## JAM
module JAM (
input CLK,
input RST,
output reg [2:0] W,
output reg [2:0] J,
input [6:0] Cost,
output reg [3:0] MatchCount,
output reg [9:0] MinCost,
output reg Valid );
reg [2:0] n_state;
reg [2:0] c_state;
reg [2:0] max_index;
reg [2:0] max;
reg [2:0] sortlist [0:7];
reg directions [0:7];
reg sortable;
reg [2:0] list_index;
reg [9:0] cost_sum;
reg [9:0] cost_min;
parameter IDLE          = 3'd0,
          CAL_COST      = 3'd1,
          MIN_CONFIRM   = 3'd2,
          MOVE          = 3'd3,
          FIN           = 3'd4
;
always@(posedge CLK or posedge RST) begin
    if (RST) c_state <= IDLE;
    else c_state <= n_state;
end
always@(*) begin
    case(c_state)
        IDLE : n_state = CAL_COST;
        CAL_COST : n_state = (W == 3'd7) ? MIN_CONFIRM : c_state;
        MIN_CONFIRM : n_state = MOVE;
        MOVE : n_state = (sortable == 1'b0) ? FIN : CAL_COST;
        default : n_state = c_state;
    endcase
end
always @(posedge CLK or posedge RST) begin
    if(RST) list_index <= 3'd0;
    else if(n_state == CAL_COST) list_index <= list_index + 3'd1;
    else list_index <= 3'd0;
end
always @(posedge CLK or posedge RST) begin
    if(RST)begin
        sortlist[0] <= 3'd0;
        sortlist[1] <= 3'd1;
        sortlist[2] <= 3'd2;
        sortlist[3] <= 3'd3;
        sortlist[4] <= 3'd4;
        sortlist[5] <= 3'd5;
        sortlist[6] <= 3'd6;
        sortlist[7] <= 3'd7;
    end
  ...
Settings: LEC_CHECK=0, ABC_AREA=0, CAP_MARGIN=20, CELL_PAD_IN_SITES_DETAIL_PLACEMENT=0, CORE_ASPECT_RATIO=0.81, CORE_MARGIN=9, CORE_UTILIZATION=17, CTS_CLUSTER_DIAMETER=328, CTS_CLUSTER_SIZE=95, GPL_ROUTABILITY_DRIVEN=1, HOLD_SLACK_MARGIN=0.05, MIN_ROUTING_LAYER=met2, PLACE_DENSITY_LB_ADDON=0.25, SETUP_SLACK_MARGIN=1.93, SLEW_MARGIN=5, TNS_END_PERCENT=80; clock period 12.4 ns.
run.sh (not shown) runs the stock make flow with config.mk's settings and CLKGATE_MAP_FILE=.
The first run reached the layout checks and failed them: negative setup slack.
Change:
==> flow/config.mk (replaced) <==
export PLATFORM = sky130hd
export DESIGN_NAME = JAM
export DESIGN_NICKNAME = JAM
export VERILOG_FILES = /design/flow/design.v
export SDC_FILE = /design/flow/constraint.sdc
export NUM_CORES = 4
export LEC_CHECK = 0
export ABC_AREA = 1
export CAP_MARGIN = 20
export CELL_PAD_IN_SITES_DETAIL_PLACEMENT = 0
export CORE_ASPECT_RATIO = 0.81
export CORE_MARGIN = 2
export CORE_UTILIZATION = 57
export CTS_CLUSTER_DIAMETER = 95
export SETUP_SLACK_MARGIN = -0.45
export SLEW_MARGIN = 5
export TNS_END_PERCENT = 80
==> flow/constraint.sdc (replaced) <==
create_clock -name core_clock -period 8.59 [get_ports {CLK}]
set_input_delay 1.7180 -clock core_clock [delete_from_list [all_inputs] [get_ports {CLK}]]
set_output_delay 1.7180 -clock core_clock [all_outputs]
set_load 0.01 [all_outputs]
The changed run completed and failed the layout checks on negative setup slack.
Final cell count came out lower by 14%.
Count of clock-buffer cells in the layout shrinks by 1.
Setup slack is worse by 1.8 ns.
Core utilization goes up by 56 points.
Clock power grows by 57%.
Worst hold slack barely changes.
Via count came out lower by 15%.
Power increases by 38%.
Sequential share of layout area rises by 1.3 points.
Synthesized cell count rose by 19%.
Change:
--- a/flow/config.mk
+++ b/flow/config.mk
@@ -9,8 +9,10 @@
 export CAP_MARGIN = 20
 export CELL_PAD_IN_SITES_DETAIL_PLACEMENT = 0
-export CORE_ASPECT_RATIO = 0.81
+export CORE_ASPECT_RATIO = 1.32
 export CORE_MARGIN = 2
-export CORE_UTILIZATION = 57
+export CORE_UTILIZATION = 72
 export CTS_CLUSTER_DIAMETER = 95
+export HOLD_SLACK_MARGIN = 0.3
+export PLACE_DENSITY_LB_ADDON = 0.29
 export SETUP_SLACK_MARGIN = -0.45
 export SLEW_MARGIN = 5
==> flow/constraint.sdc (replaced) <==
create_clock -name core_clock -period 9.51 [get_ports {CLK}]
set_input_delay 1.9020 -clock core_clock [delete_from_list [all_inputs] [get_ports {CLK}]]
set_output_delay 1.9020 -clock core_clock [all_outputs]
set_load 0.01 [all_outputs]
With this change the flow failed in global routing, error GRT-0116.
Synthesized cell count is unchanged.
Area after synthesis stays the same.
Die area came out lower by about 20%.
Change:
==> flow/config.mk (replaced) <==
export PLATFORM = sky130hd
export DESIGN_NAME = JAM
export DESIGN_NICKNAME = JAM
export VERILOG_FILES = /design/flow/design.v
export SDC_FILE = /design/flow/constraint.sdc
export NUM_CORES = 4
export LEC_CHECK = 0
export ABC_AREA = 1
export CAP_MARGIN = 20
export CORE_MARGIN = 2
export CORE_UTILIZATION = 65
export SLEW_MARGIN = 20
==> flow/constraint.sdc (replaced) <==
create_clock -name core_clock -period 15.4 [get_ports {CLK}]
set_input_delay 3.0800 -clock core_clock [delete_from_list [all_inputs] [get_ports {CLK}]]
set_output_delay 3.0800 -clock core_clock [all_outputs]
set_load 0.01 [all_outputs]
This time the run finished with timing, DRC and antenna clean.
Die area went up by 10%.
Synthesized area does not change.
Synthesized cell count does not change.
Change:
--- a/flow/config.mk
+++ b/flow/config.mk
@@ -6,7 +6,6 @@
 export NUM_CORES = 4
 export LEC_CHECK = 0
-export ABC_AREA = 1
 export CAP_MARGIN = 20
 export CORE_MARGIN = 2
-export CORE_UTILIZATION = 65
+export CORE_UTILIZATION = 40
 export SLEW_MARGIN = 20
==> flow/constraint.sdc (replaced) <==
create_clock -name core_clock -period 16.0 [get_ports {CLK}]
set_input_delay 3.2000 -clock core_clock [delete_from_list [all_inputs] [get_ports {CLK}]]
set_output_delay 3.2000 -clock core_clock [all_outputs]
set_load 0.01 [all_outputs]
=> Sequential power barely changes. Sequential share of layout area drops by 1.5 points. First-iteration DRC count came out lower by about a fifth. Power increases by a few percent. Routed wire length goes up by a little under a tenth. Via count decreases by a few percent. Die area rose by well over a third.
Change:
--- a/flow/config.mk
+++ b/flow/config.mk
@@ -7,5 +7,6 @@
 export LEC_CHECK = 0
 export CAP_MARGIN = 20
-export CORE_MARGIN = 2
+export CORE_ASPECT_RATIO = 0.57
+export CORE_MARGIN = 10
 export CORE_UTILIZATION = 40
 export SLEW_MARGIN = 20
Result: Synthesized cell count is unchanged. Routed wire length rose by 14%. Critical path depth rose by 3. Setup slack is worse by 0.28 ns. Final area rose by 1.4%. Utilization rose by 1.2 points. Global-route usage fell by 2.9 points.
No activity file was given, so power comes from the tool's default toggle rates.
